## flow/run.sh

```bash
#!/bin/bash
# the make line also repeats each setting of config.mk as NAME=value (left out here)
make -C /OpenROAD-flow-scripts/flow DESIGN_CONFIG=/design/flow/config.mk WORK_HOME=/design/flow/orfs CLKGATE_MAP_FILE= finish
```

## flow/config.mk

```make
export PLATFORM = sky130hd
export DESIGN_NAME = system_top
export DESIGN_NICKNAME = system_top
export VERILOG_FILES = /design/flow/design.v
export SDC_FILE = /design/flow/constraint.sdc
export NUM_CORES = 4
export LEC_CHECK = 0
export CAP_MARGIN = 20
export CELL_PAD_IN_SITES_DETAIL_PLACEMENT = 1
export CORE_MARGIN = 2
export CORE_UTILIZATION = 40
export CTS_CLUSTER_SIZE = 96
export GPL_ROUTABILITY_DRIVEN = 0
export GPL_TIMING_DRIVEN = 0
export MAX_ROUTING_LAYER = met4
export PLACE_DENSITY_LB_ADDON = 0.04
export SETUP_SLACK_MARGIN = 0.22
export SLEW_MARGIN = 25
```

## flow/constraint.sdc

```tcl
create_clock -name core_clock -period 4.5 [get_ports {clk}]
set_input_delay 0.9000 -clock core_clock [delete_from_list [all_inputs] [get_ports {clk}]]
set_output_delay 0.9000 -clock core_clock [all_outputs]
set_load 0.01 [all_outputs]
```

## flow/design.v

```verilog
module fifo_sync #(
    parameter DATA_WIDTH = 8,
    parameter DEPTH      = 16
)(
    input  wire                  clk,
    input  wire                  rst,
    input  wire                  wr_en,
    input  wire [DATA_WIDTH-1:0] din,
    output wire                  full,
    input  wire                  rd_en,
    output reg  [DATA_WIDTH-1:0] dout,
    output wire                  empty
);
    localparam ADDR_WIDTH = $clog2(DEPTH);
    reg [DATA_WIDTH-1:0]   mem [0:DEPTH-1];
    reg [ADDR_WIDTH-1:0]   wr_ptr;
    reg [ADDR_WIDTH-1:0]   rd_ptr;
    reg [ADDR_WIDTH:0]     count;
    assign full  = (count == DEPTH);
    assign empty = (count == 0);
    always @(posedge clk) begin
        if (rst)
            wr_ptr <= 0;
        else if (wr_en && !full) begin
            mem[wr_ptr]                 <= din;
            wr_ptr                      <= wr_ptr + 1'b1;
        end
    end
    always @(posedge clk) begin
        if (rst) begin
            rd_ptr <= 0;
            dout   <= 0;
        end else if (rd_en && !empty) begin
            dout   <= mem[rd_ptr];
            rd_ptr <= rd_ptr + 1'b1;
        end
    end
    always @(posedge clk) begin
        if (rst) count <= 0;
        else begin
            case ({wr_en && !full, rd_en && !empty})
                2'b10: count <= count + 1'b1;    
                2'b01: count <= count - 1'b1;    
                2'b11: count <= count;           
                default: count <= count;         
            endcase
        end
    end
endmodule
module uart_rx #(
    parameter integer CLOCK_FREQ = 125_000_000,
    parameter integer BAUD_RATE  = 1_953_125  
)(
    input  wire        clk,
    input  wire        rst,
    input  wire        rx,
    output reg  [7:0]  data_out,
    output reg         data_valid
);
    localparam integer TICKS_16X = CLOCK_FREQ / (BAUD_RATE * 16);
    localparam IDLE  = 2'b00;
    localparam START = 2'b01;
    localparam DATA  = 2'b10;
    localparam STOP  = 2'b11;
    reg [1:0]  current_state, next_state;
    reg [31:0] tick_cnt;
    reg [3:0]  sample_cnt;  
    reg [2:0]  bit_cnt;
    reg [7:0]  shift_reg;
    reg [1:0]  rx_sync;
    always @(posedge clk) begin
        if (rst) rx_sync <= 2'b11;
        else     rx_sync <= {rx_sync[0], rx};
    end
    wire rx_s = rx_sync[1];
    always @(posedge clk) begin
        if (rst) current_state <= IDLE;
        else     current_state <= next_state;
    end
    wire tick_done = (tick_cnt == TICKS_16X - 1);
    always @(*) begin
        next_state = current_state;
        case (current_state)
            IDLE: begin
                if (rx_s == 1'b0)  next_state = START;                   
            end
            START: begin
                if (tick_done && sample_cnt == 7 && rx_s == 1'b1)
                    next_state = IDLE;
                else if (tick_done && sample_cnt == 15)
                    next_state = DATA;  
            end
            DATA: begin
                if (tick_done && sample_cnt == 15 && bit_cnt == 7)
                    next_state = STOP;  
            end
            STOP: begin
                if (tick_done && sample_cnt == 15)
                    next_state = IDLE;  
            end
        endcase
    end
    always @(posedge clk) begin
        if (rst) begin
            tick_cnt   <= 0;
            sample_cnt <= 0;
            bit_cnt    <= 0;
            shift_reg  <= 8'b00;
            data_valid <= 1'b0;
            data_out   <= 8'b0;
        end else begin
            data_valid <= 1'b0;
            if (tick_cnt < TICKS_16X - 1) begin
                tick_cnt <= tick_cnt + 1;
            end else begin
                tick_cnt <= 0;
                case (current_state)
                    IDLE: begin
                        sample_cnt <= 0;
                        bit_cnt    <= 0;
                    end
                    START: begin
                        if (sample_cnt == 15) sample_cnt <= 0;
                        else                  sample_cnt <= sample_cnt + 1;
                    end
                    DATA: begin
                        if (sample_cnt == 7) begin
                            shift_reg[bit_cnt] <= rx_s;
                        end
                        if (sample_cnt == 15) begin
                            sample_cnt <= 0;
                            if (bit_cnt == 7) bit_cnt <= 0;
                            else              bit_cnt <= bit_cnt + 1;
                        end else begin
                            sample_cnt <= sample_cnt + 1;
                        end
                    end
                    STOP: begin
                        if (sample_cnt == 15) begin
                            sample_cnt <= 0;
                            data_out   <= shift_reg;
                            data_valid <= 1'b1;
                        end else begin
                            sample_cnt <= sample_cnt + 1;
                        end
                    end
                endcase
            end
        end
    end
endmodule
module uart_tx #(
    parameter integer CLOCK_FREQ = 125_000_000,
    parameter integer BAUD_RATE  = 1_953_125  
)(
    input  wire       clk,
    input  wire       rst,
    input  wire [7:0] data_in,
    input  wire       data_valid,
    output reg        tx,
    output reg        tx_ready
);
    localparam integer TICKS_PER_BIT = CLOCK_FREQ / BAUD_RATE;
    localparam IDLE     = 1'b0;
    localparam ACTIVE   = 1'b1;
    reg         current_state, next_state;
    reg [31:0]  tick_cnt;
    reg [3:0]   bit_cnt;      
    reg [9:0]   tx_frame;
    wire        bit_done;
    always @(posedge clk) begin
        if (rst)    current_state <= IDLE;
        else        current_state <= next_state;
    end
    always @(*) begin
        next_state = current_state;
        case (current_state)
            IDLE:   if (data_valid) next_state = ACTIVE;
            ACTIVE: if (bit_done)   next_state = (bit_cnt == 9) ? IDLE : ACTIVE;
        endcase
    end
    always @(posedge clk) begin
        if (rst) begin
            tx         <= 1'b1;
            tx_ready   <= 1'b1;
        end else begin
            case (current_state)
                IDLE: begin
                    tx       <= 1'b1;  
                    tx_ready <= 1'b1;
                    if (data_valid) begin
                        tx_frame <= {1'b1, data_in, 1'b0};
                        tx       <= 1'b0; 
                        bit_cnt  <= 0;
                        tick_cnt <= 0;
                        tx_ready <= 1'b0;
                    end
                end
                ACTIVE: begin
                    if (bit_done) begin
                        tick_cnt <= 0;
                        if (bit_cnt == 9) begin
                            tx      <= 1'b1; 
                        end else begin
                            tx      <= tx_frame[bit_cnt + 1];
                            bit_cnt <= bit_cnt + 1;
                        end
                    end else begin
                        tick_cnt    <= tick_cnt + 1;
                    end
                end
            endcase
        end
    end
    assign bit_done = (tick_cnt == TICKS_PER_BIT - 1);
endmodule
module protocol_handler(
    input wire          clk,
    input wire          rst,
    output reg          rx_rd,
    input  wire         rx_empty,
    input  wire [7:0]   rx_data,
    output reg          tx_wr,
    input  wire         tx_full,
    output reg [7:0]    tx_data,
    input wire          card_OK,     
    input wire [31:0]   UID,         
    input wire          dispensing_active, 
    output reg [4:0]    dispenser_start,
    output reg [3:0]    count_A, count_B, count_C, count_D, count_E,
    input  wire [4:0]   input_ir,
    output reg          led1
);
    localparam CMD_MAX = 32;
    localparam IDLE       = 3'd0;
    localparam FETCH      = 3'd1;
    localparam WAIT_RX    = 3'd2;
    localparam PROCESS    = 3'd3;
    localparam RESPOND    = 3'd4;
    localparam TRANSMIT   = 3'd5;
    localparam WAIT_TX    = 3'd6;
    localparam RFID_SEND  = 3'd7;
    reg [2:0] current_state, next_state;
    reg       system_authorized;          
    reg       session_captured;           
    reg [31:0] session_uid;
    reg       disp_active_prev;
    reg [7:0] rx_buf [0:CMD_MAX-1];
    reg [7:0] tx_buf [0:CMD_MAX-1];
    reg [5:0] rx_len;
    reg [5:0] tx_len;
    reg [5:0] tx_idx;
    wire [7:0] rx_upper = (rx_data >= 8'h61 && rx_data <= 8'h7A) ? (rx_data - 8'h20) : rx_data;
    localparam LOCKOUT   = 200_000;    
    localparam BLINK_BIT = 11;         
    reg [$clog2(LOCKOUT+1)-1:0] lockout_cnt;
    reg [BLINK_BIT:0] blink_timer;
    always @(posedge clk) begin
        if (rst) begin
            current_state    <= IDLE;
            disp_active_prev <= 1'b0;
        end else begin
            current_state    <= next_state;
            disp_active_prev <= dispensing_active;
        end
    end
    always @(*) begin
        next_state = current_state;
        if (card_OK && system_authorized && !session_captured && lockout_cnt == 0 && current_state == IDLE) begin
            next_state = RFID_SEND;
        end 
        else if (disp_active_prev && !dispensing_active && current_state == IDLE) begin
            next_state = RESPOND;
        end
        else begin
            case (current_state)
                IDLE:
                    if (!rx_empty) next_state = FETCH;
                FETCH:
                    next_state = WAIT_RX;
                WAIT_RX:
                    next_state = PROCESS;
                PROCESS: begin
                    if (rx_len == 0 && (rx_upper <= 8'h20)) next_state = IDLE;
                    else if (rx_upper == 8'h0A || rx_upper == 8'h0D) begin
                        if (rx_len == 1 && rx_buf[0] == "T") next_state = RFID_SEND;
                        else next_state = RESPOND;
                    end
                    else if (rx_len >= CMD_MAX) next_state = IDLE;
                    else next_state = IDLE;
                end
                RESPOND:
                    if (tx_len > 0) next_state = TRANSMIT;
                    else            next_state = IDLE;
                RFID_SEND:
                    next_state = TRANSMIT;
                TRANSMIT: begin
                    if (tx_idx < tx_len) begin
                        if (!tx_full) next_state = WAIT_TX;
                        else          next_state = TRANSMIT;
                    end else begin
                        next_state = IDLE;
                    end
                end
                WAIT_TX:
                    next_state = TRANSMIT;
                default: next_state = IDLE;
            endcase
        end
    end
    always @(posedge clk) begin
        if (rst) begin
            rx_rd             <= 1'b0;
            tx_wr             <= 1'b0;
            rx_len            <= 6'd0;
            tx_len            <= 6'd0;
            tx_idx            <= 6'd0;
            system_authorized <= 1'b0;
            session_captured  <= 1'b0;
            led1              <= 1'b0;
            lockout_cnt       <= 0;
            blink_timer       <= 0;
            session_uid       <= 32'h0;
            dispenser_start   <= 5'b00000;
            count_A           <= 4'd0;
            count_B           <= 4'd0;
            count_C           <= 4'd0;
            count_D           <= 4'd0;
            count_E           <= 4'd0;
        end else begin
            rx_rd <= 1'b0;
            tx_wr <= 1'b0;
            if (!system_authorized) begin
                led1        <= 1'b0;
                blink_timer <= 0;
            end else begin
                blink_timer <= blink_timer + 1'b1;
                if (session_captured) begin
                    led1 <= 1'b1;            
                end else begin
                    led1 <= blink_timer[BLINK_BIT];  
                end
            end
            if (lockout_cnt > 0) lockout_cnt <= lockout_cnt - 1;
            case (next_state)
                FETCH: begin
                    rx_rd <= 1'b1;
                end
                PROCESS: begin
                    if (current_state == WAIT_RX) begin
                        if (rx_len < CMD_MAX && rx_upper > 8'h20 && rx_upper != 8'h0A && rx_upper != 8'h0D) begin
                            rx_buf[rx_len] <= rx_upper;
                            rx_len         <= rx_len + 1'b1;
                        end
                    end
                end
                RESPOND: begin
                    tx_len          <= 0;
                    tx_idx          <= 0;
                    dispenser_start <= 5'b00000;
                    if (disp_active_prev && !dispensing_active) begin
						tx_buf[0] <= "D"; 
						tx_buf[1] <= "O"; 
						tx_buf[2] <= "N"; 
						tx_buf[3] <= "E"; 
						tx_buf[4] <= 8'h0A;
						tx_len    <= 5;
                    end
                    else if (rx_len == 5 && rx_buf[0] == "S" && rx_buf[1] == "T" && rx_buf[2] == "A" && rx_buf[3] == "R" && rx_buf[4] == "T") begin
                        system_authorized <= 1'b1;
                        session_captured  <= 1'b0;
                        session_uid       <= 32'h0;
                    end
                    else if (rx_len == 3 && rx_buf[0] == "E" && rx_buf[1] == "N" && rx_buf[2] == "D") begin
						system_authorized <= 1'b0;
						session_captured  <= 1'b0;
						session_uid       <= 32'h0;
						tx_buf[0] <= "S"; 
						tx_buf[1] <= "T"; 
						tx_buf[2] <= "K"; 
						tx_buf[3] <= ":";
						tx_buf[4] <= input_ir[4] ? 8'h31 : 8'h30;
						tx_buf[5] <= input_ir[3] ? 8'h31 : 8'h30;
						tx_buf[6] <= input_ir[2] ? 8'h31 : 8'h30;
						tx_buf[7] <= input_ir[1] ? 8'h31 : 8'h30;
						tx_buf[8] <= input_ir[0] ? 8'h31 : 8'h30;
						tx_buf[9] <= 8'h0A;
						tx_len    <= 10;
                    end
                    else if (system_authorized) begin
                        if (rx_len == 4 && rx_buf[0] == "P" && rx_buf[1] == "I" && rx_buf[2] == "N" && rx_buf[3] == "G") begin
							tx_buf[0] <= "P"; 
							tx_buf[1] <= "O"; 
							tx_buf[2] <= "N"; 
							tx_buf[3] <= "G"; 
							tx_buf[4] <= 8'h0A;
							tx_len    <= 5;
                        end
                        else if (rx_len == 14 && rx_buf[0] == "M" && rx_buf[1] == "E" && rx_buf[2] == "D" && !dispensing_active) begin
							count_A <= rx_buf[5] - 8'h30; 
							count_B <= rx_buf[7] - 8'h30; 
							count_C <= rx_buf[9] - 8'h30;
							count_D <= rx_buf[11] - 8'h30; 
							count_E <= rx_buf[13] - 8'h30;
							if (rx_buf[5]  > 8'h30) dispenser_start[0] <= 1'b1;
							if (rx_buf[7]  > 8'h30) dispenser_start[1] <= 1'b1;
							if (rx_buf[9]  > 8'h30) dispenser_start[2] <= 1'b1;
							if (rx_buf[11] > 8'h30) dispenser_start[3] <= 1'b1;
							if (rx_buf[13] > 8'h30) dispenser_start[4] <= 1'b1;
							tx_buf[0] <= "D"; 
							tx_buf[1] <= "I"; 
							tx_buf[2] <= "S"; 
							tx_buf[3] <= "P"; 
							tx_buf[4] <= "E"; 
							tx_buf[5] <= "N";
							tx_buf[6] <= "S"; 
							tx_buf[7] <= "I"; 
							tx_buf[8] <= "N"; 
							tx_buf[9] <= "G"; 
							tx_buf[10]<= "."; 
							tx_buf[11]<= ".";
							tx_buf[12]<= "."; 
							tx_buf[13]<= 8'h0A;
							tx_len    <= 14;
                        end else begin
                            tx_buf[0] <= "E"; tx_buf[1] <= "R"; tx_buf[2] <= "R"; tx_buf[3] <= 8'h0A;
                            tx_len    <= 4;
                        end
                    end
                    rx_len <= 6'd0;
                end
                RFID_SEND: begin
					session_captured 	<= 1'b1;  
					session_uid      	<= UID;
					tx_buf[0] 			<= "P"; 
					tx_buf[1] 			<= "I"; 
					tx_buf[2] 			<= "D"; 
					tx_buf[3] 			<= ":";
					tx_buf[4] 			<= UID[31:24]; 
					tx_buf[5] 			<= UID[23:16]; 
					tx_buf[6] 			<= UID[15:8]; 
					tx_buf[7] 			<= UID[7:0];
					tx_buf[8] 			<= 8'h0A;
					tx_len    			<= 9;
					tx_idx    			<= 0;
					rx_len    			<= 0;
					lockout_cnt 		<= LOCKOUT;
                end
                WAIT_TX: begin
                    tx_data <= tx_buf[tx_idx];
                    tx_wr   <= 1'b1;
                    tx_idx  <= tx_idx + 1'b1;
                end 
            endcase
        end
    end
endmodule
module uart_controller (
    input  wire         clk,
    input  wire         rst,
    input  wire         rx,
    output wire         tx,
    output wire         led1,
    input  wire [31:0]  UID,
    input  wire         card_OK,
    input  wire [4:0]   ir_status,
    input  wire         dispensing_active,
    output wire [4:0]   dispenser_start,
    output wire [3:0]   count_A, count_B, count_C, count_D, count_E
);
    wire [7:0]  rx_data_raw;
    wire        rx_valid_raw;
    wire [7:0]  rx_fifo_dout;
    wire        rx_fifo_empty;
    wire        rx_fifo_rd;
    wire [7:0]  tx_fifo_din;
    wire        tx_fifo_full;
    wire        tx_wr_en;
    wire [7:0]  tx_fifo_dout;
    wire        tx_fifo_empty;   
    wire        tx_ready;
    reg [1:0] current_state, next_state;
    reg        tx_fifo_rd;     
    reg        tx_data_valid;  
    localparam IDLE       = 2'b00;
    localparam FETCH_FIFO = 2'b01;
    localparam SEND_UART  = 2'b10;
    localparam WAIT_ACK   = 2'b11; 
    always @(posedge clk) begin
        if (rst)    current_state <= IDLE;
        else        current_state <= next_state;
    end
    always @(*) begin
        next_state = current_state;
        case (current_state)
            IDLE: begin
                if (!tx_fifo_empty && tx_ready) next_state = FETCH_FIFO;
            end
            FETCH_FIFO: begin
                next_state = SEND_UART;
            end
            SEND_UART: begin
                next_state = WAIT_ACK;
            end
            WAIT_ACK: begin
                if (!tx_ready) next_state = IDLE;
            end
            default: next_state = IDLE;
        endcase
    end
    always @(posedge clk) begin
        if (rst) begin
            tx_fifo_rd     <= 1'b0;
            tx_data_valid  <= 1'b0;
        end else begin
            tx_fifo_rd     <= 1'b0;
            tx_data_valid  <= 1'b0;
            case (next_state)
                FETCH_FIFO: begin
                    tx_fifo_rd    <= 1'b1; 
                end
                SEND_UART: begin
                    tx_data_valid <= 1'b1; 
                end
            endcase
        end
    end
    uart_rx u_rx (
        .clk        (clk), 
        .rst        (rst), 
        .rx         (rx),
        .data_out   (rx_data_raw), 
        .data_valid (rx_valid_raw)
    );
    fifo_sync rx_fifo (
        .clk        (clk), 
        .rst        (rst),
        .wr_en      (rx_valid_raw), 
        .din        (rx_data_raw),
        .rd_en      (rx_fifo_rd), 
        .dout       (rx_fifo_dout), 
        .empty      (rx_fifo_empty),
        .full       () 
    );
    protocol_handler handler (
        .clk        (clk), 
        .rst        (rst),
        .rx_rd      (rx_fifo_rd), 
        .rx_empty   (rx_fifo_empty), 
        .rx_data    (rx_fifo_dout),
        .tx_wr      (tx_wr_en), 
        .tx_full    (tx_fifo_full), 
        .tx_data    (tx_fifo_din),
        .led1       (led1), 
        .card_OK    (card_OK),
        .UID        (UID),
        .input_ir   (ir_status),
        .dispensing_active      (dispensing_active),
        .dispenser_start        (dispenser_start),
        .count_A                (count_A),
        .count_B                (count_B),
        .count_C                (count_C),
        .count_D                (count_D),
        .count_E                (count_E)
    );
    fifo_sync tx_fifo (
        .clk        (clk), 
        .rst        (rst),
        .wr_en      (tx_wr_en), 
        .din        (tx_fifo_din),
        .rd_en      (tx_fifo_rd), 
        .dout       (tx_fifo_dout), 
        .empty      (tx_fifo_empty),
        .full       (tx_fifo_full)
    );
    uart_tx u_tx (
        .clk        (clk), 
        .rst        (rst),
        .data_in    (tx_fifo_dout), 
        .data_valid (tx_data_valid),
        .tx         (tx), 
        .tx_ready   (tx_ready)
    );
endmodule
module spi_master #(
    parameter DATA_WIDTH = 16,      
    parameter CLK_DIV    = 32,      
    parameter CPOL       = 0,       
    parameter CPHA       = 0,       
    parameter LSB_FIRST  = 0,        
    parameter LEAD_TICKS = 15,
    parameter LAG_TICKS  = 15
)(
    input  wire                   clk,
    input  wire                   rst,
    input  wire                   start,
    input  wire [DATA_WIDTH-1:0]  tx_data,
    output reg  [DATA_WIDTH-1:0]  rx_data,
    output reg                    busy,
    output reg                    sclk,
    output reg                    mosi,
    input  wire                   miso,
    output reg                    cs_n
);
    reg [$clog2(CLK_DIV)-1:0]   clk_cnt;
    reg [$clog2(DATA_WIDTH):0]  bit_cnt;
    reg [DATA_WIDTH-1:0]        shift_reg;
    reg [1:0]                   miso_sync; 
    localparam IDLE     = 2'b00;
    localparam LEAD_IN  = 2'b01;
    localparam TRANSFER = 2'b10;
    localparam DONE     = 2'b11;
    reg [1:0] state;
    always @(posedge clk) miso_sync <= {miso_sync[0], miso};
    wire sample_edge = (CPHA == 0); 
    always @(posedge clk) begin
        if (rst) begin
            state     <= IDLE;
            sclk      <= CPOL;
            cs_n      <= 1;
            mosi      <= 0;
            rx_data   <= 0;
            bit_cnt   <= 0;
            clk_cnt   <= 0;
            shift_reg <= 0;
            busy      <= 0;
        end else begin
            case (state)
                IDLE: begin
                    cs_n    <= 1;
                    sclk    <= CPOL;
                    busy    <= 0;
                    clk_cnt <= 0;
                    if (start) begin
                        state     <= LEAD_IN;
                        shift_reg <= tx_data;
                        busy      <= 1;
                    end
                end
                LEAD_IN: begin
                    cs_n    <= 0;
                    clk_cnt <= clk_cnt + 1;
                    mosi    <= LSB_FIRST ? shift_reg[0] : shift_reg[DATA_WIDTH-1];
                    if (clk_cnt == LEAD_TICKS) begin
                        state   <= TRANSFER;
                        bit_cnt <= DATA_WIDTH;
                        clk_cnt <= 0;
                    end
                end
                TRANSFER: begin
                    if (bit_cnt > 0) begin
                        clk_cnt <= clk_cnt + 1;
                        if (clk_cnt == CLK_DIV/2 - 1) begin
                            sclk <= ~sclk;
                            if (sample_edge) begin
                                shift_reg <= LSB_FIRST ? {miso_sync[1], shift_reg[DATA_WIDTH-1:1]} : {shift_reg[DATA_WIDTH-2:0], miso_sync[1]};
                            end else begin
                                mosi <= LSB_FIRST ? shift_reg[0] : shift_reg[DATA_WIDTH-1];
                            end
                        end 
                        else if (clk_cnt == CLK_DIV - 1) begin
                            sclk    <= ~sclk;
                            clk_cnt <= 0;
                            bit_cnt <= bit_cnt - 1;
                            if (sample_edge) begin
                                if (bit_cnt > 1) 
                                    mosi <= LSB_FIRST ? shift_reg[0] : shift_reg[DATA_WIDTH-1];
                            end else begin
                                shift_reg <= LSB_FIRST ? {miso_sync[1], shift_reg[DATA_WIDTH-1:1]} : {shift_reg[DATA_WIDTH-2:0], miso_sync[1]};
                            end
                        end
                    end else begin
                        state   <= DONE;
                        clk_cnt <= 0;
                        rx_data <= shift_reg;
                    end
                end
                DONE: begin
                    clk_cnt <= clk_cnt + 1;
                    if (clk_cnt == LAG_TICKS) begin
                        cs_n    <= 1;
                        sclk    <= CPOL;
                        state   <= IDLE;
                    end
                end
            endcase
        end
    end
endmodule
module rc522 (
    input               clk,             
    input               rst,           
    input               miso,            
    output              sclk,            
    output              mosi,            
    output              cs_n,            
    output reg          nrst_pd,             
    output reg [31:0]   UID,             
    output reg          card_OK          
);
 localparam  	CommandReg              = 8'h01 << 1,    
                ComIEnReg               = 8'h02 << 1,    
                DivIEnReg               = 8'h03 << 1,    
                ComIrqReg               = 8'h04 << 1,    
                DivIrqReg               = 8'h05 << 1,    
                ErrorReg                = 8'h06 << 1,    
                Status1Reg              = 8'h07 << 1,    
                Status2Reg              = 8'h08 << 1,    
                FIFODataReg             = 8'h09 << 1,    
                FIFOLevelReg            = 8'h0A << 1,    
                WaterLevelReg           = 8'h0B << 1,    
                ControlReg              = 8'h0C << 1,    
                BitFramingReg           = 8'h0D << 1,    
                CollReg                 = 8'h0E << 1,    
                ModeReg                 = 8'h11 << 1,    
                TxModeReg               = 8'h12 << 1,    
                RxModeReg               = 8'h13 << 1,    
                TxControlReg            = 8'h14 << 1,    
                TxASKReg                = 8'h15 << 1,    
                TxSelReg                = 8'h16 << 1,    
                RxSelReg                = 8'h17 << 1,    
                RxThresholdReg          = 8'h18 << 1,    
                DemodReg                = 8'h19 << 1,    
                MfTxReg                 = 8'h1C << 1,    
                MfRxReg                 = 8'h1D << 1,    
                SerialSpeedReg          = 8'h1F << 1,    
                CRCResultRegH           = 8'h21 << 1,    
                CRCResultRegL           = 8'h22 << 1,
                ModWidthReg             = 8'h24 << 1,    
                RFCfgReg                = 8'h26 << 1,    
                GsNReg                  = 8'h27 << 1,    
                CWGsPReg                = 8'h28 << 1,    
                ModGsPReg               = 8'h29 << 1,    
                TModeReg                = 8'h2A << 1,    
                TPrescalerReg           = 8'h2B << 1,    
                TReloadRegH             = 8'h2C << 1,    
                TReloadRegL             = 8'h2D << 1,
                TCounterValueRegH       = 8'h2E << 1,    
                TCounterValueRegL       = 8'h2F << 1,
                TestSel1Reg             = 8'h31 << 1,    
                TestSel2Reg             = 8'h32 << 1,    
                TestPinEnReg            = 8'h33 << 1,    
                TestPinValueReg         = 8'h34 << 1,    
                TestBusReg              = 8'h35 << 1,    
                AutoTestReg             = 8'h36 << 1,    
                VersionReg              = 8'h37 << 1,    
                AnalogTestReg           = 8'h38 << 1,    
                TestDAC1Reg             = 8'h39 << 1,    
                TestDAC2Reg             = 8'h3A << 1,    
                TestADCReg              = 8'h3B << 1;    
    localparam  PCD_Idle                = 8'h00,         
                PCD_Mem                 = 8'h01,         
                PCD_GenerateRandomID    = 8'h02,         
                PCD_CalcCRC             = 8'h03,         
                PCD_Transmit            = 8'h04,         
                PCD_NoCmdChange         = 8'h07,         
                PCD_Receive             = 8'h08,         
                PCD_Transceive          = 8'h0C,         
                PCD_MFAuthent           = 8'h0E,         
                PCD_SoftReset           = 8'h0F;         
    localparam  PICC_CMD_REQA           = 8'h26,         
                PICC_CMD_WUPA          = 8'h52,          
		PICC_CMD_CT            = 8'h88,          
                PICC_CMD_SEL_CL1       = 8'h93,          
                PICC_CMD_SEL_CL2       = 8'h95,          
                UltraPICC_CMD_SEL_CL3       = 8'h97,          
		PICC_CMD_HLTA          = 8'h50,          
                PICC_CMD_RATS          = 8'hE0,          
                PICC_CMD_MF_AUTH_KEY_A = 8'h60,          
                PICC_CMD_MF_AUTH_KEY_B = 8'h61,          
                PICC_CMD_MF_READ       = 8'h30,          
                PICC_CMD_MF_WRITE      = 8'hA0,          
                PICC_CMD_MF_DECREMENT  = 8'hC0,          
                PICC_CMD_MF_INCREMENT  = 8'hC1,          
                PICC_CMD_MF_RESTORE    = 8'hC2,          
                PICC_CMD_MF_TRANSFER   = 8'hB0,          
                PICC_CMD_UL_WRITE      = 8'hA2;          
    reg         spi_start;  
    reg [15:0]  data_tx;    
    wire [15:0] data_rx;    
    wire        spi_busy;	 
    reg         new_card;	 
    spi_master #(
        .DATA_WIDTH     (16),
        .CLK_DIV        (32),
        .CPOL           (0),
        .CPHA           (0),
        .LEAD_TICKS     (15),
        .LAG_TICKS      (15)
    ) spi_module (
        .clk            (clk),
        .rst            (rst),
        .start          (spi_start),
        .tx_data        (data_tx),
        .rx_data        (data_rx),
        .sclk           (sclk),
        .mosi           (mosi),
        .miso           (miso),
        .cs_n           (cs_n),
        .busy           (spi_busy)
    );
    localparam  STEP_BITS = 10;          
    reg [31:0]  cnt;					 
    reg [2:0]   cnt_2; 					 
    reg [7:0]   FIFOLevelReg_Value;	 
    reg [7:0]   BCC;					 
    reg [9:0] instr_step;  
    task spi_write;
        input [7:0] reg_addr;
        input [7:0] value;
        begin
            spi_start   <= 1;
            data_tx     <= {reg_addr, value};	 
        end										 
    endtask
    task spi_read;
        input [7:0] reg_addr;
        begin
            spi_start   <= 1;							 
            data_tx     <= {reg_addr | 8'h80, 8'h00};	 
        end
    endtask
    always @(posedge clk) begin
        if (rst) begin
            instr_step      <= 0;
            spi_start       <= 0;
            nrst_pd             <= 1;   				 
            UID             <= 32'h00000000;
            cnt             <= 0;
            cnt_2           <= 0;
            new_card        <= 0;
            card_OK         <= 0;
        end else begin													 
            if  (&cnt[4:0] && spi_start)                                     
                spi_start   <= 0;											
            if  (&cnt[STEP_BITS-1:0] && ~spi_busy) begin                              
                case (instr_step)											 
                    1:  nrst_pd <= 0;                                            
                    2:  nrst_pd <= 1;                                            
                    50: spi_write (TxModeReg,       8'h00);                  
                    51: spi_write (RxModeReg,       8'h00);                  
                    52: spi_write (ModWidthReg,     8'h26);                  
                    53: spi_write (TModeReg,        8'h80);                  
                    54: spi_write (TPrescalerReg,   8'hA9);            
                    55: spi_write (TReloadRegH,     8'h03);
                    56: spi_write (TReloadRegL,     8'hE8);
                    57: spi_write (TxASKReg,        8'h40);                  
                    58: spi_write (ModeReg,         8'h3D);                  
                    59: spi_read  (TxControlReg);							 
                    60: spi_write (TxControlReg,    8'h03 | data_rx[7:0]);        
                    62: spi_write (CommandReg,      PCD_Idle);               
                    63: spi_write (ComIrqReg,       8'h7F);                  
                    64: spi_write (FIFOLevelReg,    8'h80);                  
                    65: spi_write (FIFODataReg,     PICC_CMD_REQA);          
                    66: spi_write (BitFramingReg,   8'h07);                  
                    67: spi_write (CommandReg,      PCD_Transceive);         
                    68: spi_write (BitFramingReg,   8'h87);                  
                    70: spi_read  (ComIrqReg);                               
                    71: if (data_rx[5])                                      
                            new_card <= 1;
                    73: spi_write (FIFOLevelReg,    8'h80);                  
                    74: spi_write (FIFODataReg,     PICC_CMD_SEL_CL1);       
                    75: spi_write (FIFODataReg,     8'h20);
                    76: spi_write (BitFramingReg,   8'h00);                  
                    77: spi_write (CommandReg,      PCD_Transceive);         
                    78: spi_write (BitFramingReg,   8'h80);                  
                    83: spi_read  (FIFOLevelReg);
                    84: FIFOLevelReg_Value <= data_rx[7:0];
                    85: spi_read  (FIFODataReg);
                    86: UID[31:24] <= data_rx[7:0];
                    87: spi_read  (FIFODataReg);
                    88: UID[23:16] <= data_rx[7:0];
                    89: spi_read  (FIFODataReg);
                    90: UID[15:8] <= data_rx[7:0];
                    91: spi_read  (FIFODataReg);
                    92: UID[7:0] <= data_rx[7:0];
                    93: spi_read  (FIFODataReg);
                    94: BCC <= data_rx[7:0];                                     
                    95: new_card <= 0;
                    96: if ((FIFOLevelReg_Value == 5) && (BCC == (UID[31:24] ^ UID[23:16] ^ UID[15:8] ^ UID[7:0])))
                            card_OK <= 1;
                    97: card_OK <= 0;
                endcase
                if (instr_step == 72 && ~new_card) begin  
                    cnt_2 <= cnt_2 + 1;
                    if (cnt_2 == 5) begin
                        cnt_2 <= 0;
                        instr_step <= 62;
                    end else
                        instr_step <= 70;
                end else if (instr_step == 501)
                    instr_step <= 62;
                else
                    instr_step <= instr_step + 1;
            end
            cnt <= cnt + 1;
        end
    end
endmodule
module servo_fsm_unit (
    input  wire clk,             
    input  wire rst,             
    input  wire start_trigger,   
    input  wire [3:0] num_turns, 
    output reg  pwm_out,
    output reg  busy            
);
    localparam FRAME_COUNT = 200;        
    localparam MIN_PULSE   = 20;         
    localparam MAX_PULSE   = 101;        
    localparam STEP        = 5;          
    localparam ONE_SEC     = 2_000;      
    localparam ST_IDLE       = 3'b000;
    localparam ST_PAUSE_LOW  = 3'b001;  
    localparam ST_SWEEP_UP   = 3'b010;
    localparam ST_PAUSE_HIGH = 3'b011;  
    localparam ST_SWEEP_DOWN = 3'b100;
    localparam ST_CHECK      = 3'b101;
    reg [2:0]  state;
    reg [$clog2(FRAME_COUNT)-1:0] counter;
    reg [$clog2(FRAME_COUNT)-1:0] pulse_width;
    reg [3:0]  current_turn;
    reg [$clog2(ONE_SEC)-1:0] wait_counter; 
    reg start_reg;
    wire start_edge = (start_trigger && !start_reg);
    always @(posedge clk) begin
        if (rst) begin
            state <= ST_IDLE;
            counter <= 0;
            pulse_width <= MIN_PULSE;
            current_turn <= 0;
            pwm_out <= 0;
            busy <= 0;
            start_reg <= 0;
            wait_counter <= 0;
        end else begin
            start_reg <= start_trigger;
            if (counter >= FRAME_COUNT - 1) counter <= 0;
            else counter <= counter + 1;
            pwm_out <= (counter < pulse_width);
            case (state)
                ST_IDLE: begin
                    busy <= 0;
                    current_turn <= 0;
                    pulse_width <= MIN_PULSE;
                    if (start_edge && num_turns > 0) begin
                        state <= ST_PAUSE_LOW;
                        busy <= 1;
                        wait_counter <= 0;
                    end
                end
                ST_PAUSE_LOW: begin
                    pulse_width <= MIN_PULSE;
                    if (wait_counter >= ONE_SEC - 1) begin
                        state <= ST_SWEEP_UP;
                        wait_counter <= 0;
                    end else begin
                        wait_counter <= wait_counter + 1;
                    end
                end
                ST_SWEEP_UP: begin
                    if (counter == 0) begin 
                        if (pulse_width >= MAX_PULSE) begin
                            state <= ST_PAUSE_HIGH;
                            wait_counter <= 0;
                        end else begin
                            pulse_width <= pulse_width + STEP;
                        end
                    end
                end
                ST_PAUSE_HIGH: begin
                    pulse_width <= MAX_PULSE;
                    if (wait_counter >= ONE_SEC - 1) begin
                        state <= ST_SWEEP_DOWN;
                        wait_counter <= 0;
                    end else begin
                        wait_counter <= wait_counter + 1;
                    end
                end
                ST_SWEEP_DOWN: begin
                    if (counter == 0) begin
                        if (pulse_width <= MIN_PULSE) begin
                            state <= ST_CHECK;
                        end else begin
                            pulse_width <= pulse_width - STEP;
                        end
                    end
                end
                ST_CHECK: begin
                    if (current_turn + 1 >= num_turns) begin
                        state <= ST_IDLE;
                    end else begin
                        current_turn <= current_turn + 1;
                        state <= ST_PAUSE_LOW;
                        wait_counter <= 0;
                    end
                end
                default: state <= ST_IDLE;
            endcase
        end
    end
endmodule
module servo_fsm_unit_anticlockwise (
    input  wire clk,             
    input  wire rst,             
    input  wire start_trigger,   
    input  wire [3:0] num_turns, 
    output reg  pwm_out,
    output reg  busy            
);
    localparam FRAME_COUNT = 200;        
    localparam MIN_PULSE   = 20;         
    localparam START_PULSE = 98;         
    localparam STEP        = 5;          
    localparam ONE_SEC     = 2_000;      
    localparam ST_IDLE        = 3'b000;
    localparam ST_PAUSE_START = 3'b001;  
    localparam ST_SWEEP_DOWN  = 3'b010;  
    localparam ST_PAUSE_MIN   = 3'b011;  
    localparam ST_SWEEP_UP    = 3'b100;  
    localparam ST_CHECK       = 3'b101;
    reg [2:0]  state;
    reg [$clog2(FRAME_COUNT)-1:0] counter;
    reg [$clog2(FRAME_COUNT)-1:0] pulse_width;
    reg [3:0]  current_turn;
    reg [$clog2(ONE_SEC)-1:0] wait_counter; 
    reg start_reg;
    wire start_edge = (start_trigger && !start_reg);
    always @(posedge clk) begin
        if (rst) begin
            state <= ST_IDLE;
            counter <= 0;
            pulse_width <= START_PULSE; 
            current_turn <= 0;
            pwm_out <= 0;
            busy <= 0;
            start_reg <= 0;
            wait_counter <= 0;
        end else begin
            start_reg <= start_trigger;
            if (counter >= FRAME_COUNT - 1) counter <= 0;
            else counter <= counter + 1;
            pwm_out <= (counter < pulse_width);
            case (state)
                ST_IDLE: begin
                    busy <= 0;
                    current_turn <= 0;
                    pulse_width <= START_PULSE; 
                    if (start_edge && num_turns > 0) begin
                        state <= ST_PAUSE_START;
                        busy <= 1;
                        wait_counter <= 0;
                    end
                end
                ST_PAUSE_START: begin
                    pulse_width <= START_PULSE;
                    if (wait_counter >= ONE_SEC - 1) begin
                        state <= ST_SWEEP_DOWN;
                        wait_counter <= 0;
                    end else begin
                        wait_counter <= wait_counter + 1;
                    end
                end
                ST_SWEEP_DOWN: begin
                    if (counter == 0) begin 
                        if (pulse_width <= MIN_PULSE) begin
                            state <= ST_PAUSE_MIN;
                            wait_counter <= 0;
                        end else begin
                            pulse_width <= pulse_width - STEP;
                        end
                    end
                end
                ST_PAUSE_MIN: begin
                    pulse_width <= MIN_PULSE;
                    if (wait_counter >= ONE_SEC - 1) begin
                        state <= ST_SWEEP_UP;
                        wait_counter <= 0;
                    end else begin
                        wait_counter <= wait_counter + 1;
                    end
                end
                ST_SWEEP_UP: begin
                    if (counter == 0) begin
                        if (pulse_width >= START_PULSE) begin
                            state <= ST_CHECK;
                        end else begin
                            pulse_width <= pulse_width + STEP;
                        end
                    end
                end
                ST_CHECK: begin
                    if (current_turn + 1 >= num_turns) begin
                        state <= ST_IDLE;
                    end else begin
                        current_turn <= current_turn + 1;
                        state <= ST_PAUSE_START; 
                        wait_counter <= 0;
                    end
                end
                default: state <= ST_IDLE;
            endcase
        end
    end
endmodule
module system_top (
    input  wire         clk, 
    input  wire         rst,
    input  wire         rx,
    output wire         tx,
    input  wire         miso,
    output wire         sclk,
    output wire         mosi,
    output wire         cs_n,
    output wire         nrst_pd,
    output wire [4:0]   pwm_servos,  
    input  wire [4:0]   input_ir,
	output wire [4:0] led_busy,
	output wire         led1, led2
);
    wire [31:0] UID;
    wire        card_OK;
    wire [4:0] disp_start;
    wire [3:0] s_count [0:4];   
    wire [4:0] busy_servo;
    wire dispensing_active = |busy_servo;
    assign led2     = dispensing_active;
	assign led_busy = busy_servo;
    rc522 rfid_inst (
        .clk            (clk),
        .rst            (rst),
        .miso           (miso),
        .sclk           (sclk),
        .mosi           (mosi),
        .cs_n           (cs_n),
        .nrst_pd        (nrst_pd),
        .UID            (UID),
        .card_OK        (card_OK)
    );
    wire [3:0] count_A, count_B, count_C, count_D, count_E;
    assign s_count[0] = count_A;
    assign s_count[1] = count_B;
    assign s_count[2] = count_C;
    assign s_count[3] = count_D;
    assign s_count[4] = count_E;
    uart_controller comm_inst(
        .clk            (clk),
        .rst            (rst),
        .rx             (rx),
        .tx             (tx),
        .led1           (led1),
        .UID            (UID),
        .card_OK        (card_OK),
        .ir_status      (input_ir),
        .dispensing_active  (dispensing_active),
        .dispenser_start    (disp_start),
        .count_A        (count_A),
        .count_B        (count_B),
        .count_C        (count_C),
        .count_D        (count_D),
        .count_E        (count_E)
    );
    genvar i;
    generate
        for (i = 1; i < 5; i = i + 1) begin: servo_dispensers
            servo_fsm_unit servo_inst1(
                .clk            (clk),
                .rst            (rst),
                .start_trigger  (disp_start[i]),
                .num_turns      (s_count[i]),
                .pwm_out        (pwm_servos[i]),
                .busy           (busy_servo[i])
            );
        end
    endgenerate
	servo_fsm_unit_anticlockwise servo_inst2(
		.clk            (clk),
		.rst            (rst),
		.start_trigger  (disp_start[0]),
		.num_turns      (s_count[0]),
		.pwm_out        (pwm_servos[0]),
		.busy           (busy_servo[0])
	);
endmodule
```

==> results of run 1 <==
through the flow:
| stage | worst slack [ns] | power, uW | instances | hold slack (ns) |
|---|---|---|---|---|
| after floorplan | 0.278 | 10100 | 4010 | 0.310 |
| after global placement | -1.39 | 10300 | 5448 | 0.316 |
| after detailed placement | -0.0249 | 10400 | 5465 | 0.316 |
| after CTS | 0.262 | 19600 | 5668 | 0.331 |
| after global routing | 0.229 | 20000 | 5671 | 0.343 |
| final | 0.437 | 19400 | 5672 | 0.329 |
metal layers:
metal  vias to the layer above  GRT usage (%)
li1                      14800              -
met3                       184           3.41
met1                     15200           29.4
met2                       468           34.5
met4                         0           6.04
met5                         -              -
repair_timing:
item,in CTS,in global routing
endpoints found under the setup margin,50,48
setup buffers,0,2
resized,2,6
endpoints found under the hold margin,0,0
cloned,0,0
pin swaps,0,1
layout make-up:
| class | instances | area [sq um] | area share [%] |
|---|---|---|---|
| diodes | 2 | 5.00 | 0.0100 |
| plain buffers | 174 | 738 | 1.47 |
| clock buffers | 153 | 3110 | 6.21 |
| clock inverters | 50 | 587 | 1.17 |
| inverters | 162 | 608 | 1.21 |
| multi-input cells | 2694 | 18300 | 36.6 |
| flip-flops and latches | 980 | 24400 | 48.7 |
| well taps | 1414 | 1770 | 3.53 |
| repair buffers | 43 | 538 | 1.07 |
==> out/qor.tcl, run 1 <==
set qor(synth.yosys.chip_area_sq_mm) 0.0437
set qor(pwr.group.clock_uw) 9190
set qor(clock-sinks) 980
set qor(routed-via-count) 30700
set qor(path_buffers) 4
set qor(synthTopCellsByArea) {sky130_fd_sc_hd__edfxtp_1, sky130_fd_sc_hd__dfxtp_1, sky130_fd_sc_hd__ha_1}
set qor(layout_min_cycle_time_ns) 4.06
set qor(global_route_wire_length_before_repair_mm) 185
set qor(final_area_sq_mm) 0.0501
set qor(finalClockPeriodUsage_pct) 90.3
set qor(hold_path_class) {reg2reg}
set qor(synth_sequential_area_ratio_pct) 55.7
set qor(synthTopCellsByCount) {sky130_fd_sc_hd__dfxtp_1, sky130_fd_sc_hd__edfxtp_1, sky130_fd_sc_hd__nor2_1}
set qor(core_area_sq_mm) 0.109
set qor(worst-slew-pin-transition_ns) 1.07
set qor(synth_flop_count) 980
set qor(syn2layout_area_growth_pct) 14.5
set qor(number_of_antenna_violations_at_the_first_check_in_global_routing) 4
set qor(crit_type) {reg2reg}
set qor(avgViaCountPerCell) 5.41
set qor(netlist_instances) 3981
set qor(first_global_vias) 31400
set qor(sw_share_pct) 21.9
set qor(distinct_cell_type_count_after_synthesis) 90
set qor(path_clk_slew_ns) 0.06
set qor(floorplan.die_area_sq_mm) 0.112
set qor(ys_top_logic_family) {simple AND/OR/NAND/NOR gates}
set qor(finalSetupViolCount) 0
set qor(critical_path_arrival_ns) 4.45
set qor(die_h_microns) 335
set qor(finish.net_count) 4340
set qor(achievable-frequency_mhz) 246
set qor(first_drt_pass_iteration_count) 6
set qor(postSynth.asyncResetShare_pct) 0
set qor(ctsLongestPathBuffers) 3
set qor(dpl-instance-area_sq_mm) 0.0463
set qor(net-switching-power_uw) 4230
set qor(outcome) {finished clean}
set qor(pg_comb_uw) 683
set qor(crit_path_end) {comm_inst.handler.tx_buf[4][5]}
set qor(detail_route.wirelength.met1_mm) 56.1
set qor(clk_latency_ns) 0.69
set qor(post_detailed_route_drc_marker_count) 0
set qor(internal-power_uw) 15100
set qor(clock_power_share_pct) 47.5
set qor(htreeDepth) 3
set qor(p_leak_uw) 0.0181
set qor(tritoncts.num_buffers) 108
set qor(hold_buffers) 0
set qor(yosys_warnings) 155
set qor(sequentialPower_uw) 9480
set qor(r2r_slack_ns) 0.44
set qor(post_synth.cell_area_avg_sq_um) 11.0
set qor(critical_path.cell_chain) {nor4b_1, nand4_1, or4_1, or4_1, clkbuf_1, inv_1, clkbuf_1, nor3_1, a211oi_2, buf_4}
set qor(ctsRootBufferMaster) {sky130_fd_sc_hd__clkbuf_16}
set qor(boundaryPins) 26
set qor(init_core_util_pct) 40.2
set qor(cts_tree) {built}
set qor(sequential_fraction_of_design_power_pct) 49.0
set qor(cpMaxStageDelayCell) {sky130_fd_sc_hd__or4_1}
set qor(number_of_max_cap_violations) 0
set qor(yosys.cell_count.top_type) {sky130_fd_sc_hd__dfxtp_1}
set qor(critical_path.endpoint_type) {register}
set qor(netlist.area_leader.share_pct) 32.6
set qor(final.setup.tns_ns) 0
set qor(log.warning_count) 55
set qor(finalHoldViolCount) 0
set qor(critical_path.startpoint_type) {register}
set qor(dieWidth_microns) 335
set qor(grt_setup_unrepaired) {false}
set qor(synth-cells-yosys) 3981
set qor(hold_path_startpoint) {rfid_inst.spi_module.miso_sync[0]}
set qor(fa_ha_maj_area_share_pct) 4.93
set qor(slew_headroom_pct) 27.7
set qor(wl_met2_mm) 54.9
set qor(timing.critical_path.slowest_cell_delay_ns) 0.60
set qor(number_of_drc_markers_after_the_initial_detailed_route_iteration) 1803
set qor(endpoint_with_the_worst_hold_slack) {rfid_inst.spi_module.miso_sync[1]}
set qor(detail-route-antenna-nets) 0
set qor(dominant_power_group) {sequential cells}
set qor(synth.mux.area_fraction_pct) 6.32
set qor(gr-total-overflow) 0
set qor(drt-total-wl_mm) 119
set qor(highest_layer) {met4}
set qor(grt_util_all_layers_pct) 21.9
set qor(crit_cells) 10
set qor(rows) 121
set qor(power_frac_comb_pct) 3.5
set qor(ys.flop_type) {sky130_fd_sc_hd__dfxtp_1}
set qor(reg2regPathDepth) 10
set qor(crit_required_ns) 4.89
set qor(synth.cellmix.compoundShare_pct) 9.81
set qor(fill_count) 11700
set qor(cellPowerDensity_mw_per_mm2) 387
set qor(edf_count) 474
set qor(final_core_utilization_pct) 46.1
set qor(dpl_hpwl_mm) 84.1
set qor(timing.hold.worst_path_depth) 0
set qor(post_detailed_route_wirelength_per_cell_microns) 21.0
set qor(synthDominantAreaCellType) {sky130_fd_sc_hd__edfxtp_1}
set qor(yosys.area_share.xor_xnor_pct) 4.31
set qor(synthSimpleGateAreaFrac_pct) 15.9
set qor(fin_worst_skew_ns) 0.0207
set qor(crit_path_max_fanout) 10
set qor(rr_endpoint) {comm_inst.handler.tx_buf[4][5]}
set qor(synth_area_sq_mm) 0.0437
set qor(grt_max_degree) 18
set qor(final_max_slew_viol_count) 0
set qor(routed-wl-met3_mm) 4.66
set qor(power.ir.vdd_worst_v) 0.000278
set qor(cp_top_family) {simple AND/OR/NAND/NOR gates}
set qor(worstReg2RegStart) {comm_inst.handler.rx_buf[2][5]}
set qor(count_of_port_buffers_added_during_placement) 24
set qor(cp-startpoint) {comm_inst.handler.rx_buf[2][5]}
==> inputs of run 2 (changes only) <==
Settings changed: ABC_AREA set to 1, CAP_MARGIN 20 to 30, CELL_PAD_IN_SITES_DETAIL_PLACEMENT 1 to 2, CELL_PAD_IN_SITES_GLOBAL_PLACEMENT set to 2, CTS_CLUSTER_SIZE 96 to 56, MAX_ROUTING_LAYER met4 to unset, PLACE_DENSITY_LB_ADDON 0.04 to 0.02, SETUP_SLACK_MARGIN 0.22 to unset, SLEW_MARGIN 25 to 40, TNS_END_PERCENT set to 10.
Clock period 4.5 ns to 8.0 ns, I/O delays scaled along.
==> run 2 against run 1 <==
Compared with the run above:
- area after synthesis grew 1.5%
- clock-buffer cell count grew 1
- combinational power shrank about 20%
- first-iteration DRC count grew 2.9%
- clock skew shrank 0.0050 ns
- via count grew 18%
- die size grew 1.5%
- sequential cell count is the same
- critical endpoint is now comm_inst.handler.tx_buf[3][5]
- highest routed layer unchanged
==> out/qor.tcl, run 2 <==
set qor(fill_count) 12000
set qor(cts_tree) {built}
set qor(power.ir.vdd_worst_v) 0.000149
set qor(number_of_max_cap_violations) 0
set qor(dominant_power_group) {sequential cells}
set qor(rr_endpoint) {comm_inst.handler.tx_buf[3][5]}
set qor(clock_power_share_pct) 47.2
set qor(internal-power_uw) 8580
set qor(power_frac_comb_pct) 4.9
set qor(cp_top_family) {simple AND/OR/NAND/NOR gates}
set qor(pwr.group.clock_uw) 5270
set qor(pg_comb_uw) 544
set qor(distinct_cell_type_count_after_synthesis) 68
set qor(netlist_instances) 4829
set qor(path_clk_slew_ns) 0.06
set qor(tritoncts.num_buffers) 110
set qor(sequential_fraction_of_design_power_pct) 47.9
set qor(synth.yosys.chip_area_sq_mm) 0.0444
set qor(first_global_vias) 39400
set qor(synth.cellmix.compoundShare_pct) 12.9
set qor(gr-total-overflow) 0
set qor(syn2layout_area_growth_pct) 14.3
set qor(final.setup.tns_ns) 0
set qor(synth_sequential_area_ratio_pct) 54.9
set qor(cpMaxStageDelayCell) {sky130_fd_sc_hd__dfxtp_1}
set qor(finish.net_count) 5184
set qor(grt_util_all_layers_pct) 26.5
set qor(clk_latency_ns) 0.70
set qor(synthDominantAreaCellType) {sky130_fd_sc_hd__edfxtp_1}
set qor(dieWidth_microns) 337
set qor(crit_path_end) {comm_inst.handler.tx_buf[3][5]}
set qor(achievable-frequency_mhz) 216
set qor(core_area_sq_mm) 0.110
set qor(hold_buffers) 0
set qor(hold_path_startpoint) {rfid_inst.spi_module.miso_sync[0]}
set qor(init_core_util_pct) 40.2
set qor(number_of_antenna_violations_at_the_first_check_in_global_routing) 4
set qor(crit_path_max_fanout) 17
set qor(reg2regPathDepth) 16
set qor(layout_min_cycle_time_ns) 4.64
set qor(yosys_warnings) 155
set qor(ys.flop_type) {sky130_fd_sc_hd__dfxtp_1}
set qor(dp.cells) 6382
set qor(worst-slew-pin-transition_ns) 0.877
set qor(power.total_uw) 11100
set qor(post_detailed_route_drc_marker_count) 0
set qor(ctsLongestPathBuffers) 3
set qor(r2r_slack_ns) 3.36
set qor(global_route_wire_length_before_repair_mm) 233
set qor(path_buffers) 2
set qor(boundaryPins) 26
set qor(routed-via-count) 36200
set qor(htreeDepth) 3
set qor(post_detailed_route_wirelength_per_cell_microns) 22.8
set qor(synth-cells-yosys) 4829
set qor(timing.critical_path.slowest_cell_delay_ns) 0.85
set qor(net-switching-power_uw) 2570
set qor(crit_type) {reg2reg}
set qor(final_max_slew_viol_count) 0
set qor(critical_path.startpoint_type) {register}
set qor(edf_count) 474
set qor(finalNonFillerCells) 6589
set qor(sw_share_pct) 23.0
set qor(outcome) {finished clean}
set qor(clock-sinks) 980
set qor(cp-startpoint) {comm_inst.rx_fifo.dout[3]}
set qor(synth.mux.area_fraction_pct) 0.541
set qor(log.warning_count) 55
set qor(count_of_port_buffers_added_during_placement) 25
set qor(fa_ha_maj_area_share_pct) 4.85
set qor(p_leak_uw) 0.0195
set qor(post_cts.resized_instances) 0
set qor(finalHoldViolCount) 0
set qor(grt_max_degree) 18
set qor(finalClockPeriodUsage_pct) 58.0
set qor(first_drt_pass_iteration_count) 5
set qor(grt_setup_unrepaired) {false}
set qor(critical_path.endpoint_type) {register}
set qor(ys_top_logic_family) {simple AND/OR/NAND/NOR gates}
set qor(synthSimpleGateAreaFrac_pct) 18.0
set qor(crit_required_ns) 8.33
set qor(timing.hold.worst_path_depth) 0
set qor(drt-total-wl_mm) 150
set qor(sequentialPower_uw) 5340
set qor(synthTopCellsByCount) {sky130_fd_sc_hd__nor2_1, sky130_fd_sc_hd__inv_1, sky130_fd_sc_hd__nand2_1}
set qor(finalSetupViolCount) 0
set qor(post_synth.cell_area_avg_sq_um) 9.19
set qor(cts_setup_buffers) 0
set qor(avgViaCountPerCell) 5.49
set qor(hold_path_class) {reg2reg}
set qor(crit_cells) 16
set qor(synthTopCellsByArea) {sky130_fd_sc_hd__edfxtp_1, sky130_fd_sc_hd__dfxtp_1, sky130_fd_sc_hd__nor2_1}
set qor(cpMostUsedCell) {sky130_fd_sc_hd__nand2_1}
set qor(postSynth.asyncResetShare_pct) 0
set qor(number_of_drc_markers_after_the_initial_detailed_route_iteration) 1855
set qor(critical_path_arrival_ns) 4.97
set qor(fin_worst_skew_ns) 0.0157
set qor(detail-route-antenna-nets) 0
set qor(synth_flop_count) 980
set qor(cellPowerDensity_mw_per_mm2) 220
set qor(yosys.cell_count.top_type) {sky130_fd_sc_hd__nor2_1}
set qor(endpoint_with_the_worst_hold_slack) {rfid_inst.spi_module.miso_sync[1]}
set qor(synth_area_sq_mm) 0.0444
set qor(die_h_microns) 337
set qor(worstReg2RegStart) {comm_inst.rx_fifo.dout[3]}
set qor(dpl_hpwl_mm) 108
set qor(floorplan.die_area_sq_mm) 0.114
set qor(yosys.area_share.xor_xnor_pct) 1.91
set qor(netlist.area_leader.share_pct) 32.1
set qor(rows) 122
set qor(critical_path.cell_chain) {nand2_1, inv_1, nand2_1, nand3_2, nand3_1, nand2_1, inv_1, nand2_1, nor2_2, nand4_1, nand2_1, a21oi_1, nand3_1, nand2_1, nand3_1, nor2_4}
set qor(ctsRootBufferMaster) {sky130_fd_sc_hd__clkbuf_16}
set qor(slew_headroom_pct) 41.0
[run 2: through the flow]
stage / worst slack [ns] / area [sq um] / hold WS (ns) / utilization [%]
2_1_floorplan: 3.89 / 44500 / 0.310 / -
3_3_place_gp: 1.46 / 46600 / 0.310 / 42.2
3_5_place_dp: 2.95 / 46900 / 0.339 / 42.5
4_1_cts: 3.12 / 50700 / 0.354 / 45.9
5_1_grt: 3.10 / 50700 / 0.356 / 46.0
6_report: 3.36 / 50700 / 0.348 / 46.0
[run 2: layout make-up]
type / instances / area, sq um / area share [%]
clock inverters: 51 / 586 / 1.15
flip-flops and latches: 980 / 24400 / 48.0
repair buffers: 37 / 425 / 0.839
well taps: 1488 / 1860 / 3.67
inverters: 648 / 2430 / 4.79
diodes: 1 / 2.50 / 0.00493
multi-input cells: 3090 / 17300 / 34.0
clock buffers: 154 / 3140 / 6.20
plain buffers: 140 / 649 / 1.28
[run 2: per-layer routing]
| metal | share of wire, % | global-route usage, % |
|---|---|---|
| met2 | 49 | 46.5 |
| met3 | 3.1 | 2.96 |
| met1 | 45 | 34.5 |
| met5 | 0 | 0 |
| met4 | 2.7 | 7.38 |
==> inputs of run 3 (changes only) <==
Settings changed: ABC_AREA 1 to unset, CAP_MARGIN 30 to 10, CELL_PAD_IN_SITES_GLOBAL_PLACEMENT 2 to 3, CORE_UTILIZATION 40 to 65, CTS_CLUSTER_DIAMETER set to 284, CTS_CLUSTER_SIZE 56 to 44, MAX_ROUTING_LAYER set to met4, MIN_ROUTING_LAYER set to met1, PLACE_DENSITY_LB_ADDON 0.02 to 0.21, SLEW_MARGIN 40 to 20, TNS_END_PERCENT 10 to unset.
Clock period 8.0 ns to 3.52 ns, I/O delays scaled along.
==> run 3 against run 2 <==
Compared with the run above:
- the run now fails in 3_1_place_gp_skip_io
- area after synthesis is 1.5% lower
- synthesized cell count decreased by 18%
- die size fell by 39%
==> out/qor.tcl, run 3 <==
set qor(core_area_sq_mm) 0.0669
set qor(fa_ha_maj_area_share_pct) 4.93
set qor(post_synth.cell_area_avg_sq_um) 11.0
set qor(synthDominantAreaCellType) {sky130_fd_sc_hd__edfxtp_1}
set qor(synthTopCellsByArea) {sky130_fd_sc_hd__edfxtp_1, sky130_fd_sc_hd__dfxtp_1, sky130_fd_sc_hd__ha_1}
set qor(outcome) {stopped before the end}
set qor(synthTopCellsByCount) {sky130_fd_sc_hd__dfxtp_1, sky130_fd_sc_hd__edfxtp_1, sky130_fd_sc_hd__nor2_1}
set qor(synth.cellmix.compoundShare_pct) 9.81
set qor(synth-cells-yosys) 3981
set qor(netlist.area_leader.share_pct) 32.6
set qor(distinct_cell_type_count_after_synthesis) 90
set qor(synth.mux.area_fraction_pct) 6.32
set qor(synth_area_sq_mm) 0.0437
set qor(synth_flop_count) 980
set qor(ys.flop_type) {sky130_fd_sc_hd__dfxtp_1}
set qor(rows) 95
set qor(yosys_warnings) 155
set qor(yosys.area_share.xor_xnor_pct) 4.31
set qor(floorplan.die_area_sq_mm) 0.0694
set qor(dieWidth_microns) 263
set qor(postSynth.asyncResetShare_pct) 0
set qor(die_h_microns) 263
set qor(netlist_instances) 3981
set qor(first-error) {[ERROR FLW-0024] Place density exceeds 1.0 (current PLACE_DENSITY_LB_ADDON =  0.21). Please check if the value of  PLACE_DENSITY_LB_ADDON is between 0 and 0.99.}
set qor(init_core_util_pct) 65.3
set qor(synthSimpleGateAreaFrac_pct) 15.9
set qor(yosys.cell_count.top_type) {sky130_fd_sc_hd__dfxtp_1}
set qor(edf_count) 474
set qor(synth.yosys.chip_area_sq_mm) 0.0437
set qor(synth_sequential_area_ratio_pct) 55.7
set qor(stage_where_the_run_ended) {3_1_place_gp_skip_io}
set qor(ys_top_logic_family) {simple AND/OR/NAND/NOR gates}
==> inputs of run 4 (changes only) <==
Settings changed: CAP_MARGIN 10 to 20, CELL_PAD_IN_SITES_DETAIL_PLACEMENT 2 to unset, CELL_PAD_IN_SITES_GLOBAL_PLACEMENT 3 to unset, CORE_UTILIZATION 65 to 67, CTS_CLUSTER_DIAMETER 284 to unset, CTS_CLUSTER_SIZE 44 to unset, GPL_ROUTABILITY_DRIVEN 0 to unset, GPL_TIMING_DRIVEN 0 to unset, MAX_ROUTING_LAYER met4 to unset, MIN_ROUTING_LAYER met1 to unset, PLACE_DENSITY_LB_ADDON 0.21 to unset.
Clock period 3.52 ns to 3.46 ns, I/O delays scaled along.
==> run 4 against run 3 <==
Compared with the run above:
- now clean on timing, DRC and antenna
- area after synthesis did not move
- synthesized cell count unchanged
- die size is 2.9% lower
==> out/qor.tcl, run 4 <==
set qor(outcome) {finished clean}
set qor(first_global_vias) 30700
set qor(synth-cells-yosys) 3981
set qor(boundaryPins) 26
set qor(pwr.group.clock_uw) 11500
set qor(path_clk_slew_ns) 0.06
set qor(rows) 93
set qor(clk_latency_ns) 0.66
set qor(synth.cellmix.compoundShare_pct) 9.81
set qor(edf_count) 474
set qor(cellPowerDensity_mw_per_mm2) 502
set qor(netlist.area_leader.share_pct) 32.6
set qor(power_frac_comb_pct) 3.1
set qor(path_buffers) 1
set qor(dominant_power_group) {sequential cells}
set qor(worstReg2RegStart) {comm_inst.rx_fifo.dout[2]}
set qor(cp-startpoint) {comm_inst.rx_fifo.dout[2]}
set qor(count_of_port_buffers_added_during_placement) 25
set qor(endpoint_with_the_worst_hold_slack) {rfid_inst.spi_module.miso_sync[1]}
set qor(global_route_wire_length_before_repair_mm) 156
set qor(synth.yosys.chip_area_sq_mm) 0.0437
set qor(reg2regPathDepth) 9
set qor(crit_path_end) {comm_inst.handler.rx_len[4]}
set qor(crit_path_max_fanout) 14
set qor(regArea_sq_mm) 0.0244
set qor(critical_path_arrival_ns) 3.86
set qor(synthSimpleGateAreaFrac_pct) 15.9
set qor(sw_share_pct) 21.2
set qor(avgViaCountPerCell) 6.13
set qor(pg_comb_uw) 769
set qor(floorplan.die_area_sq_mm) 0.0673
set qor(post_synth.cell_area_avg_sq_um) 11.0
set qor(final_core_utilization_pct) 76.0
set qor(synth_sequential_area_ratio_pct) 55.7
set qor(finalHoldViolCount) 0
set qor(number_of_drc_markers_after_the_initial_detailed_route_iteration) 2548
set qor(ys_top_logic_family) {simple AND/OR/NAND/NOR gates}
set qor(grt_setup_unrepaired) {false}
set qor(routed-via-count) 30700
set qor(slew_headroom_pct) 36.1
set qor(synthTopCellsByArea) {sky130_fd_sc_hd__edfxtp_1, sky130_fd_sc_hd__dfxtp_1, sky130_fd_sc_hd__ha_1}
set qor(crit_required_ns) 4.03
set qor(multiInputGateArea_sq_mm) 0.0182
set qor(num_antenna_cells) 0
set qor(syn2layout_area_growth_pct) 12.0
set qor(internal-power_uw) 19400
set qor(timing.critical_path.slowest_cell_delay_ns) 0.56
set qor(fill_count) 4189
set qor(gpl.final_weighted_congestion) 0.900
set qor(crit_cells) 9
set qor(layout_min_cycle_time_ns) 3.29
set qor(dieWidth_microns) 259
set qor(critical_path.startpoint_type) {register}
set qor(timing.hold.worst_path_depth) 0
set qor(htreeDepth) 3
set qor(r2r_slack_ns) 0.17
set qor(ctsLongestPathBuffers) 3
set qor(power.total_uw) 24600
set qor(worst-slew-pin-transition_ns) 0.957
set qor(net-switching-power_uw) 5220
set qor(crit_type) {reg2reg}
set qor(rr_endpoint) {comm_inst.handler.rx_len[4]}
set qor(p_leak_uw) 0.0180
set qor(cpMostUsedCell) {sky130_fd_sc_hd__or3_4}
set qor(critical_path.cell_chain) {or4_1, or2_1, o2111a_2, and3_4, or3_4, buf_4, a31o_2, or3_4, a31oi_2}
set qor(core_area_sq_mm) 0.0645
set qor(finish.net_count) 4240
set qor(synthTopCellsByCount) {sky130_fd_sc_hd__dfxtp_1, sky130_fd_sc_hd__edfxtp_1, sky130_fd_sc_hd__nor2_1}
set qor(synthDominantAreaCellType) {sky130_fd_sc_hd__edfxtp_1}
set qor(netlist_instances) 3981
set qor(hold_path_startpoint) {rfid_inst.spi_module.miso_sync[0]}
set qor(finalClockPeriodUsage_pct) 95.1
set qor(init_core_util_pct) 67.8
set qor(synth.mux.area_fraction_pct) 6.32
set qor(gr-total-overflow) 0
set qor(yosys_warnings) 155
set qor(sequential_fraction_of_design_power_pct) 50.2
set qor(synth_area_sq_mm) 0.0437
set qor(ctsRootBufferMaster) {sky130_fd_sc_hd__clkbuf_16}
set qor(tritoncts.num_buffers) 96
set qor(ys.flop_type) {sky130_fd_sc_hd__dfxtp_1}
set qor(grt_max_degree) 61
set qor(detail-route-antenna-nets) 0
set qor(final_max_slew_viol_count) 0
set qor(hold_path_class) {reg2reg}
set qor(distinct_cell_type_count_after_synthesis) 90
set qor(clock_power_share_pct) 46.7
set qor(power.ir.vdd_worst_v) 0.000478
set qor(cp_top_family) {simple AND/OR/NAND/NOR gates}
set qor(yosys.cell_count.top_type) {sky130_fd_sc_hd__dfxtp_1}
set qor(number_of_max_cap_violations) 0
set qor(post_detailed_route_drc_marker_count) 0
set qor(cts_tree) {built}
set qor(critical_path.endpoint_type) {register}
set qor(dpl_hpwl_mm) 63.3
set qor(drt-total-wl_mm) 95.5
set qor(log.warning_count) 58
set qor(fin_worst_skew_ns) 0.0254
set qor(clock-sinks) 980
set qor(synth_flop_count) 980
set qor(final.setup.tns_ns) 0
set qor(achievable-frequency_mhz) 304
set qor(postSynth.asyncResetShare_pct) 0
set qor(cpMaxStageDelayCell) {sky130_fd_sc_hd__or4_1}
set qor(yosys.area_share.xor_xnor_pct) 4.31
set qor(sequentialPower_uw) 12300
set qor(post_detailed_route_wirelength_per_cell_microns) 19.1
set qor(number_of_antenna_violations_at_the_first_check_in_global_routing) 0
set qor(finalSetupViolCount) 0
set qor(grt_util_all_layers_pct) 28.4
set qor(first_drt_pass_iteration_count) 6
set qor(fa_ha_maj_area_share_pct) 4.93
set qor(die_h_microns) 259
run 4: repair_timing:
action / in CTS / in global routing
pin swaps: 0 / 1
hold buffers: 0 / 0
setup buffers: 0 / 6
gates resized: 1 / 10
setup endpoints to repair: 8 / 72
run 4: per-layer routing:
layer	share of wire (%)	global-route usage [%]	vias up	wire length, microns
li1	-	-	14500	-
met1	42	37.5	15000	40400
met2	50	48.9	928	47800
met3	5.5	3.94	168	5240
met4	2.2	8.76	0	2110
met5	0	0	-	0
run 4: layout make-up:
type	instances	area share, %
well taps	855	2.18
clock inverters	64	1.98
repair buffers	129	2.22
inverters	162	1.26
clock buffers	117	5.32
flip-flops and latches	980	49.8
multi-input cells	2694	37.3
run 4: through the flow:
step / std cells / worst slack [ns] / hold WS [ns] / cell area, sq um
4_1_cts: 4995 / 0.0542 / 0.345 / 48900
3_3_place_gp: 4814 / 0.0786 / 0.328 / 45300
5_1_grt: 5001 / 0.00590 / 0.351 / 49000
2_1_floorplan: 4010 / -0.248 / 0.310 / 43900
6_report: 5001 / 0.171 / 0.348 / 49000
3_5_place_dp: 4814 / -0.0543 / 0.328 / 45300
Power and IR drop assume default switching activity.
